==> inputs of v35 <==
Design SevenSegmentALU, start of the top module:
module SevenSegmentALU(
    input clk, 
    input reset,
    input onesBtn, 
    input tensBtn, 
    input hundredsBtn, 
    input sign, 
    input enter, 
    output [6:0] seg,
    output [3:0] anode 
);
Settings: LEC_CHECK=0, ABC_AREA=0, CAP_MARGIN=40, CELL_PAD_IN_SITES_DETAIL_PLACEMENT=1, CELL_PAD_IN_SITES_GLOBAL_PLACEMENT=1, CORE_ASPECT_RATIO=0.5, CORE_MARGIN=2, CORE_UTILIZATION=50, CTS_CLUSTER_DIAMETER=373, CTS_CLUSTER_SIZE=92, GPL_TIMING_DRIVEN=0, PLACE_DENSITY_LB_ADDON=0.1, SETUP_SLACK_MARGIN=-0.72, SLEW_MARGIN=35, TNS_END_PERCENT=45; clock period 7.31 ns.
run.sh (not shown) runs the stock make flow with config.mk's settings and CLKGATE_MAP_FILE=.
==> v14: changes against v35 <==
ABC_AREA = 1   (was 0)
CAP_MARGIN = 20   (was 40)
CELL_PAD_IN_SITES_DETAIL_PLACEMENT = not set   (was 1)
CELL_PAD_IN_SITES_GLOBAL_PLACEMENT = not set   (was 1)
CORE_UTILIZATION = 15   (was 50)
CTS_CLUSTER_SIZE = 99   (was 92)
GPL_TIMING_DRIVEN = not set   (was 0)
HOLD_SLACK_MARGIN = -0.1   (was not set)
PLACE_DENSITY = 0.88   (was not set)
PLACE_DENSITY_LB_ADDON = not set   (was 0.1)
SETUP_SLACK_MARGIN = not set   (was -0.72)
SLEW_MARGIN = 30   (was 35)
TNS_END_PERCENT = 35   (was 45)
==> flow/constraint.sdc (replaced) <==
create_clock -name core_clock -period 10.0 [get_ports {clk}]
set_input_delay 2.0000 -clock core_clock [delete_from_list [all_inputs] [get_ports {clk}]]
set_output_delay 2.0000 -clock core_clock [all_outputs]
set_load 0.01 [all_outputs]
==> v4: changes against v35 <==
ABC_AREA = 1   (was 0)
CAP_MARGIN = 20   (was 40)
CELL_PAD_IN_SITES_DETAIL_PLACEMENT = not set   (was 1)
CELL_PAD_IN_SITES_GLOBAL_PLACEMENT = not set   (was 1)
CORE_ASPECT_RATIO = not set   (was 0.5)
CORE_UTILIZATION = 72   (was 50)
CTS_CLUSTER_DIAMETER = not set   (was 373)
CTS_CLUSTER_SIZE = not set   (was 92)
GPL_TIMING_DRIVEN = not set   (was 0)
PLACE_DENSITY = 0.35   (was not set)
PLACE_DENSITY_LB_ADDON = not set   (was 0.1)
SETUP_SLACK_MARGIN = not set   (was -0.72)
SLEW_MARGIN = 20   (was 35)
TNS_END_PERCENT = not set   (was 45)
==> flow/constraint.sdc (replaced) <==
create_clock -name core_clock -period 4.17 [get_ports {clk}]
set_input_delay 0.8340 -clock core_clock [delete_from_list [all_inputs] [get_ports {clk}]]
set_output_delay 0.8340 -clock core_clock [all_outputs]
set_load 0.01 [all_outputs]
==> job_summary.md <==
### Flow metrics

| Metric | Value |
|---|---|
| Logic power comb | `0.0000145 W` |
| Worst path most repeated cell | `fa_1` |
| Worst-Margin Slew | `0.767 ns` |
| Max frequency | `0.161 GHz` |
| Sequential cell area share | `0.358` |
| Total negative setup slack | `0 ns` |
| Status | `complete, no violations` |
| Initial antenna violation count | `0` |
| MUX share of area | `0.0217` |
| End of the critical path | `sum[11]$_SDFFE_PP0P_` |
| GR Util met1 | `0.330` |
| Storage cell area | `0.00363 mm^2` |
That was v35.
==> job_summary.md <==
### Flow metrics

| Metric | Value |
|---|---|
| Status | `complete, but fails checks` |
| Violated Checks | `negative setup slack` |
| Storage cell area | `0.00366 mm^2` |
| Final WS setup | `-1.75 ns` |
| GR Util met1 | `0.469` |
| Sequential cell area share | `0.320` |
| Final tally of setup violations | `9` |
That was v4.
==> job_summary.md <==
### Flow metrics

| Metric | Value |
|---|---|
| Status | `complete, no violations` |
| Syn_area_per_cell | `7.49 um^2` |
| Storage cell area | `0.00363 mm^2` |
| GR Util met1 | `0.0682` |
| Max frequency | `0.178 GHz` |
| Post-synth top cells | `203 x nand2_1, 180 x dfxtp_1, 179 x inv_1` |
| Clk_buf instances | `20` |
| Initial antenna violation count | `1` |
| Logic power comb | `0.0000106 W` |
| Die area | `0.0636 mm^2` |
| End of the critical path | `sum[11]$_SDFFE_PP0P_` |
| Sequential cell area share | `0.333` |
| Worst skew pair latency | `0.43 ns` |
| Worst-Margin Slew | `1.02 ns` |
| MUX share of area | `0` |
That was v14.

==> inputs of run M <==
==> flow/design.v <==
`timescale 1ns / 1ps
module bcdSubDigit(
    input  [3:0] a,
    input  [3:0] b,
    input  borrowIn,
    output reg [3:0] result,
    output reg     borrowOut
);
    wire [4:0] tempSubBinary = a - b - (borrowIn ? 1'b1 : 1'b0); 
    always @(*) begin
        if (tempSubBinary[4] == 1) begin
            borrowOut = 1;
            result = tempSubBinary + 10; 
        end else begin
            borrowOut = 0;
            result = tempSubBinary[3:0];
        end
    end
endmodule
`timescale 1ns / 1ps
module buttonSyncPulse(
    input  clk,
    input  resetPulse,
    input  button,
    output buttonPulse
);
    parameter DEBOUNCE_CLKS = 240000;
    reg [$clog2(DEBOUNCE_CLKS)-1:0] debounceCounter; 
    reg debouncedButton; 
    always @(posedge clk) begin
        if (~resetPulse) begin 
            debounceCounter <= 0;
            debouncedButton <= 1; 
        end else begin
            if (button != debouncedButton) begin
                if (debounceCounter == (DEBOUNCE_CLKS - 1)) begin
                    debouncedButton <= button; 
                    debounceCounter <= 0; 
                end else begin
                    debounceCounter <= debounceCounter + 1;
                end
            end else begin
                debounceCounter <= 0;
            end
        end
    end
    reg debouncedButtonSync1;
    reg debouncedButtonSync2; 
    always @(posedge clk) begin
        if (~resetPulse) begin 
            debouncedButtonSync1 <= 1;
            debouncedButtonSync2 <= 1;
        end else begin
            debouncedButtonSync1 <= debouncedButton;       
            debouncedButtonSync2 <= debouncedButtonSync1; 
        end
    end
    reg debouncedButtonSync2Delayed; 
    always @(posedge clk) begin
        if (~resetPulse) begin 
            debouncedButtonSync2Delayed <= 1;
        end else begin
            debouncedButtonSync2Delayed <= debouncedButtonSync2; 
        end
    end
    assign buttonPulse = !debouncedButtonSync2 && debouncedButtonSync2Delayed;
endmodule
`timescale 1ns / 1ps
module systemResetHandler(
    input  clk,
    input  reset,
    output resetPulse
);
    parameter DEBOUNCE_CLKS = 240000;
    reg [$clog2(DEBOUNCE_CLKS)-1:0] debounceCounter;
    reg debouncedReset;
    always @(posedge clk) begin 
        if (reset != debouncedReset) begin
            if (debounceCounter == (DEBOUNCE_CLKS - 1)) begin
                debouncedReset <= reset;
                debounceCounter <= 0;
            end else begin
                debounceCounter <= debounceCounter + 1;
            end
        end else begin
            debounceCounter <= 0;
        end
    end
    assign resetPulse = ~debouncedReset; 
endmodule
`timescale 1ns / 1ps
module SevenSegmentALU(
    input clk, 
    input reset,
    input onesBtn, 
    input tensBtn, 
    input hundredsBtn, 
    input sign, 
    input enter, 
    output [6:0] seg,
    output [3:0] anode 
);
    parameter DEBOUNCE_CLKS = 1000;
    wire resetPulse;
    systemResetHandler #(.DEBOUNCE_CLKS(DEBOUNCE_CLKS)) resetHandlerInstance (
        .clk(clk),
        .reset(reset),
        .resetPulse(resetPulse)
    );
    wire onesBtnPulse;
    buttonSyncPulse #(.DEBOUNCE_CLKS(DEBOUNCE_CLKS)) onesBtnGen (
        .clk(clk),
        .resetPulse(resetPulse), 
        .button(onesBtn),
        .buttonPulse(onesBtnPulse)
    );
    wire tensBtnPulse;
    buttonSyncPulse #(.DEBOUNCE_CLKS(DEBOUNCE_CLKS)) tensBtnGen (
        .clk(clk),
        .resetPulse(resetPulse), 
        .button(tensBtn),
        .buttonPulse(tensBtnPulse)
    );
    wire hundredsBtnPulse;
    buttonSyncPulse #(.DEBOUNCE_CLKS(DEBOUNCE_CLKS)) hundredsBtnGen (
        .clk(clk),
        .resetPulse(resetPulse), 
        .button(hundredsBtn),
        .buttonPulse(hundredsBtnPulse)
    );
    wire signPulse;
    buttonSyncPulse #(.DEBOUNCE_CLKS(DEBOUNCE_CLKS)) signBtnGen (
        .clk(clk),
        .resetPulse(resetPulse), 
        .button(sign),
        .buttonPulse(signPulse)
    );
    wire enterPulse;
    buttonSyncPulse #(.DEBOUNCE_CLKS(DEBOUNCE_CLKS)) enterBtnGen (
        .clk(clk),
        .resetPulse(resetPulse), 
        .button(enter),
        .buttonPulse(enterPulse)
    );
    reg [3:0] bcdOnes;
    reg [3:0] bcdTens;
    reg [3:0] bcdHundreds;
    reg [3:0] bcdThousands;
    wire numberOn; 
    wire finished; 
    reg [15:0] firstNumber;
    reg [15:0] secondNumber;
    reg [15:0] sum;
    reg [16:0] carry;
    reg [2:0] state;
    localparam STATE_INPUT_1        = 3'd0;
    localparam STATE_WAIT_1         = 3'd1;
    localparam STATE_INPUT_2        = 3'd2;
    localparam STATE_WAIT_2         = 3'd3;
    localparam STATE_CALC           = 3'd4;
    localparam STATE_UPDATE_DISPLAY = 3'd5;
    localparam STATE_DONE           = 3'd6;
    assign numberOn = (state == STATE_INPUT_2);
    assign finished = (state == STATE_DONE);
    wire [3:0] firstNumberThousandsVal  = firstNumber[15:12];
    wire [3:0] firstNumberHundredsVal = firstNumber[11:8];
    wire [3:0] firstNumberTensVal     = firstNumber[7:4];
    wire [3:0] firstNumberOnesVal     = firstNumber[3:0];
    wire [3:0] secondNumberThousandsVal = secondNumber[15:12];
    wire [3:0] secondNumberHundredsVal  = secondNumber[11:8];
    wire [3:0] secondNumberTensVal      = secondNumber[7:4];
    wire [3:0] secondNumberOnesVal      = secondNumber[3:0];
    reg [3:0] addResultOnes;
    reg [3:0] addResultTens;
    reg [3:0] addResultHundreds;
    reg carryOneAdd;
    reg carryTenAdd;
    reg carryHundredAdd;
    wire [15:0] sameSignCalculatedSum = {firstNumberThousandsVal, addResultHundreds, addResultTens, addResultOnes};
    always @(*) begin 
        if ((firstNumberOnesVal + secondNumberOnesVal) > 9) begin
            addResultOnes = firstNumberOnesVal + secondNumberOnesVal + 6;
            carryOneAdd = 1;
        end else begin
            addResultOnes = firstNumberOnesVal + secondNumberOnesVal;
            carryOneAdd = 0;
        end
        if ((firstNumberTensVal + secondNumberTensVal + carryOneAdd) > 9) begin
            addResultTens = firstNumberTensVal + secondNumberTensVal + carryOneAdd + 6;
            carryTenAdd = 1;
        end else begin
            addResultTens = firstNumberTensVal + secondNumberTensVal + carryOneAdd;
            carryTenAdd = 0;
        end
        if ((firstNumberHundredsVal + secondNumberHundredsVal + carryTenAdd) > 9) begin
            addResultHundreds = firstNumberHundredsVal + secondNumberHundredsVal + carryTenAdd + 6;
            carryHundredAdd = 1;
        end else begin
            addResultHundreds = firstNumberHundredsVal + secondNumberHundredsVal + carryTenAdd;
            carryHundredAdd = 0;
        end
    end
    wire isFirstMagnitudeGreater = (firstNumber[11:0] > secondNumber[11:0]);
    wire areMagnitudesEqual      = (firstNumber[11:0] == secondNumber[11:0]);
    wire [3:0] largerMagnitudeHundreds  = isFirstMagnitudeGreater ? firstNumberHundredsVal : secondNumberHundredsVal;
    wire [3:0] largerMagnitudeTens      = isFirstMagnitudeGreater ? firstNumberTensVal     : secondNumberTensVal;
    wire [3:0] largerMagnitudeOnes      = isFirstMagnitudeGreater ? firstNumberOnesVal     : secondNumberOnesVal;
    wire [3:0] smallerMagnitudeHundreds = isFirstMagnitudeGreater ? secondNumberHundredsVal : firstNumberHundredsVal;
    wire [3:0] smallerMagnitudeTens     = isFirstMagnitudeGreater ? secondNumberTensVal     : firstNumberTensVal;
    wire [3:0] smallerMagnitudeOnes     = isFirstMagnitudeGreater ? secondNumberOnesVal     : firstNumberOnesVal;
    wire [3:0] resultMagnitudeHundreds, resultMagnitudeTens, resultMagnitudeOnes;
    wire borrowOutOnes, borrowOutTens, borrowOutHundreds;
    bcdSubDigit subOnesInstance (
        .a(largerMagnitudeOnes),
        .b(smallerMagnitudeOnes),
        .borrowIn(1'b0),
        .result(resultMagnitudeOnes),
        .borrowOut(borrowOutOnes)
    );
    bcdSubDigit subTensInstance (
        .a(largerMagnitudeTens),
        .b(smallerMagnitudeTens),
        .borrowIn(borrowOutOnes),
        .result(resultMagnitudeTens),
        .borrowOut(borrowOutTens)
    );
    bcdSubDigit subHundredsInstance (
        .a(largerMagnitudeHundreds),
        .b(smallerMagnitudeHundreds),
        .borrowIn(borrowOutTens),
        .result(resultMagnitudeHundreds),
        .borrowOut(borrowOutHundreds)
    );
    wire [3:0] finalSumSign = areMagnitudesEqual ? 15 : (isFirstMagnitudeGreater ? firstNumberThousandsVal : secondNumberThousandsVal);
    wire [15:0] differentSignCalculatedSum = {finalSumSign, resultMagnitudeHundreds, resultMagnitudeTens, resultMagnitudeOnes};
    always @(posedge clk) begin
        if (~resetPulse) begin
            bcdOnes <= 0;
            bcdTens <= 0;
            bcdHundreds <= 0;
            bcdThousands <= 15;
            firstNumber <= 0;
            secondNumber <= 0;
            sum <= 0;
            carry <= 0;
            state <= STATE_INPUT_1;
        end else begin
            case (state)
                STATE_INPUT_1: begin
                    if (enterPulse) begin
                        firstNumber <= {bcdThousands, bcdHundreds, bcdTens, bcdOnes};
                        state <= STATE_WAIT_1;
                    end else begin
                        if (onesBtnPulse) begin
                            if (bcdOnes == 9) begin
                                bcdOnes <= 0;
                            end else begin
                                bcdOnes <= bcdOnes + 1;
                            end
                        end
                        if (tensBtnPulse) begin
                            if (bcdTens == 9) begin
                                bcdTens <= 0;
                            end else begin
                                bcdTens <= bcdTens + 1;
                            end
                        end
                        if (hundredsBtnPulse) begin
                            if (bcdHundreds == 9) begin
                                bcdHundreds <= 0;
                            end else begin
                                bcdHundreds <= bcdHundreds + 1;
                            end
                        end
                        if (signPulse) begin
                            case(bcdThousands)
                                15: bcdThousands <= 14;
                                14: bcdThousands <= 15;
                                default: bcdThousands <= 15;
                            endcase
                        end
                    end
                end
                STATE_WAIT_1: begin
                    if (~enter) begin
                        bcdOnes <= 0;
                        bcdTens <= 0;
                        bcdHundreds <= 0;
                        bcdThousands <= 15;
                        state <= STATE_INPUT_2;
                    end
                end
                STATE_INPUT_2: begin
                    if (enterPulse) begin
                        secondNumber <= {bcdThousands, bcdHundreds, bcdTens, bcdOnes};
                        state <= STATE_WAIT_2;
                    end else begin
                        if (onesBtnPulse) begin
                            if (bcdOnes == 9) begin
                                bcdOnes <= 0;
                            end else begin
                                bcdOnes <= bcdOnes + 1;
                            end
                        end
                        if (tensBtnPulse) begin
                            if (bcdTens == 9) begin
                                bcdTens <= 0;
                            end else begin
                                bcdTens <= bcdTens + 1;
                            end
                        end
                        if (hundredsBtnPulse) begin
                            if (bcdHundreds == 9) begin
                                bcdHundreds <= 0;
                            end else begin
                                bcdHundreds <= bcdHundreds + 1;
                            end
                        end
                        if (signPulse) begin
                            case(bcdThousands)
                                15: bcdThousands <= 14;
                                14: bcdThousands <= 15;
                                default: bcdThousands <= 15;
                            endcase
                        end
                    end
                end
                STATE_WAIT_2: begin
                    if (~enter) begin
                        state <= STATE_CALC;
                    end
                end
                STATE_CALC: begin
                    if (firstNumberThousandsVal == secondNumberThousandsVal) begin
                        sum <= sameSignCalculatedSum;
                        carry[16] <= carryHundredAdd;
                    end else begin 
                        sum <= differentSignCalculatedSum;
                        carry <= 0;
                    end
                    state <= STATE_UPDATE_DISPLAY;
                end
                STATE_UPDATE_DISPLAY: begin
                    bcdOnes <= sum[3:0];
                    bcdTens <= sum[7:4];
                    bcdHundreds <= sum[11:8];
                    bcdThousands <= sum[15:12];
                    state <= STATE_DONE;
                end
                STATE_DONE: begin
                end
            endcase
        end
    end
    parameter MUX_COUNT_MAX = 3000;
    reg [11:0] muxClkCounter;
    reg muxPulse;
    reg [1:0] digitSelector;
    reg [3:0] currentDisplayBcd;
    reg [3:0] anodeOutputReg;
    assign anode = anodeOutputReg;
    always @(posedge clk) begin
        if (~resetPulse) begin
            muxClkCounter <= 0;
            muxPulse <= 0;
            digitSelector <= 0;
            anodeOutputReg <= 4'b1111;
            currentDisplayBcd <= 0;
        end else begin
            if (muxClkCounter == MUX_COUNT_MAX - 1) begin
                muxClkCounter <= 0;
                muxPulse <= 1;
                digitSelector <= digitSelector + 1;
            end else begin
                muxClkCounter <= muxClkCounter + 1;
                muxPulse <= 0;
            end
            if (muxPulse) begin
                case (digitSelector)
                    2'd0: begin
                        anodeOutputReg <= 4'b1110;
                        currentDisplayBcd <= bcdOnes;
                    end
                    2'd1: begin
                        anodeOutputReg <= 4'b1101;
                        currentDisplayBcd <= bcdTens;
                    end
                    2'd2: begin
                        anodeOutputReg <= 4'b1011;
                        currentDisplayBcd <= bcdHundreds;
                    end
                    2'd3: begin
                        anodeOutputReg <= 4'b0111;
                        currentDisplayBcd <= bcdThousands;
                    end
                endcase
            end
        end
    end
    reg [6:0] segOutReg;
    assign seg = segOutReg;
    always @(*) begin
        case(currentDisplayBcd)
            4'b0000: segOutReg = 7'b0111111;
            4'b0001: segOutReg = 7'b0000110;
            4'b0010: segOutReg = 7'b1011011;
            4'b0011: segOutReg = 7'b1001111;
            4'b0100: segOutReg = 7'b1100110;
            4'b0101: segOutReg = 7'b1101101;
            4'b0110: segOutReg = 7'b1111101;
            4'b0111: segOutReg = 7'b0000111;
            4'b1000: segOutReg = 7'b1111111;
            4'b1001: segOutReg = 7'b1101111;
            4'b1110: segOutReg = 7'b1000000;
            4'b1111: segOutReg = 7'b0000000;
            default: segOutReg = 7'b0000000;
        endcase
    end
endmodule
==> flow/run.sh <==
#!/bin/bash
# the make line also repeats each setting of config.mk as NAME=value (left out here)
make -C /OpenROAD-flow-scripts/flow DESIGN_CONFIG=/design/flow/config.mk WORK_HOME=/design/flow/orfs CLKGATE_MAP_FILE= finish
==> flow/config.mk <==
export PLATFORM = sky130hd
export DESIGN_NAME = SevenSegmentALU
export DESIGN_NICKNAME = SevenSegmentALU
export VERILOG_FILES = /design/flow/design.v
export SDC_FILE = /design/flow/constraint.sdc
export NUM_CORES = 4
export LEC_CHECK = 0
export ABC_AREA = 1
export CAP_MARGIN = 20
export CORE_ASPECT_RATIO = 1.46
export CORE_MARGIN = 2
export CORE_UTILIZATION = 72
export CTS_CLUSTER_DIAMETER = 399
export CTS_CLUSTER_SIZE = 98
export HOLD_SLACK_MARGIN = 0.29
export PLACE_DENSITY = 0.38
export SLEW_MARGIN = 20
export TNS_END_PERCENT = 10
==> flow/constraint.sdc <==
create_clock -name core_clock -period 3.59 [get_ports {clk}]
set_input_delay 0.7180 -clock core_clock [delete_from_list [all_inputs] [get_ports {clk}]]
set_output_delay 0.7180 -clock core_clock [all_outputs]
set_load 0.01 [all_outputs]
==> run G (differences from run M) <==
Settings changed: ABC_AREA 1 to not set, CORE_ASPECT_RATIO 1.46 to not set, CORE_UTILIZATION 72 to 45, CTS_CLUSTER_DIAMETER 399 to not set, CTS_CLUSTER_SIZE 98 to not set, HOLD_SLACK_MARGIN 0.29 to not set, PLACE_DENSITY 0.38 to not set, TNS_END_PERCENT 10 to not set.
==> flow/constraint.sdc (replaced) <==
create_clock -name core_clock -period 6.23 [get_ports {clk}]
set_input_delay 1.2460 -clock core_clock [delete_from_list [all_inputs] [get_ports {clk}]]
set_output_delay 1.2460 -clock core_clock [all_outputs]
set_load 0.01 [all_outputs]
==> flow_summary.ini <==
; flow metrics
[outcome]
result_of_the_run = no timing/DRC/antenna violations

[hold_path]
hold_path_end = tensBtnGen.debouncedButtonSync2

[route]
dr_total_vias = 6925
drt-total-wl_mm = 19.2

[cells_and_area]
total_number_of_multi_input_combinational_cells = 791
final.fill_count = 1976
layout.area.comb_mm2 = 0.00514

[sta]
finalCritPeriodShare = 0.918

[pwr]
powerDensity_mw_per_mm2 = 222
[end of results for run G]
==> flow_summary.ini <==
; flow metrics
[sta]
finalWorstSetupSlack_ns = -1.08
finalSetupViolations = 7

[route]
dr_total_vias = 8517

[outcome]
result_of_the_run = finished with violations
violatedChecks = negative setup slack

[hold_path]
hold_path_end = hundredsBtnGen.debouncedButtonSync2

[cells_and_area]
total_number_of_multi_input_combinational_cells = 840
layout.area.comb_mm2 = 0.00502

[pwr]
powerDensity_mw_per_mm2 = 356
[end of results for run M]
Power is estimated from default activity; no workload was simulated.
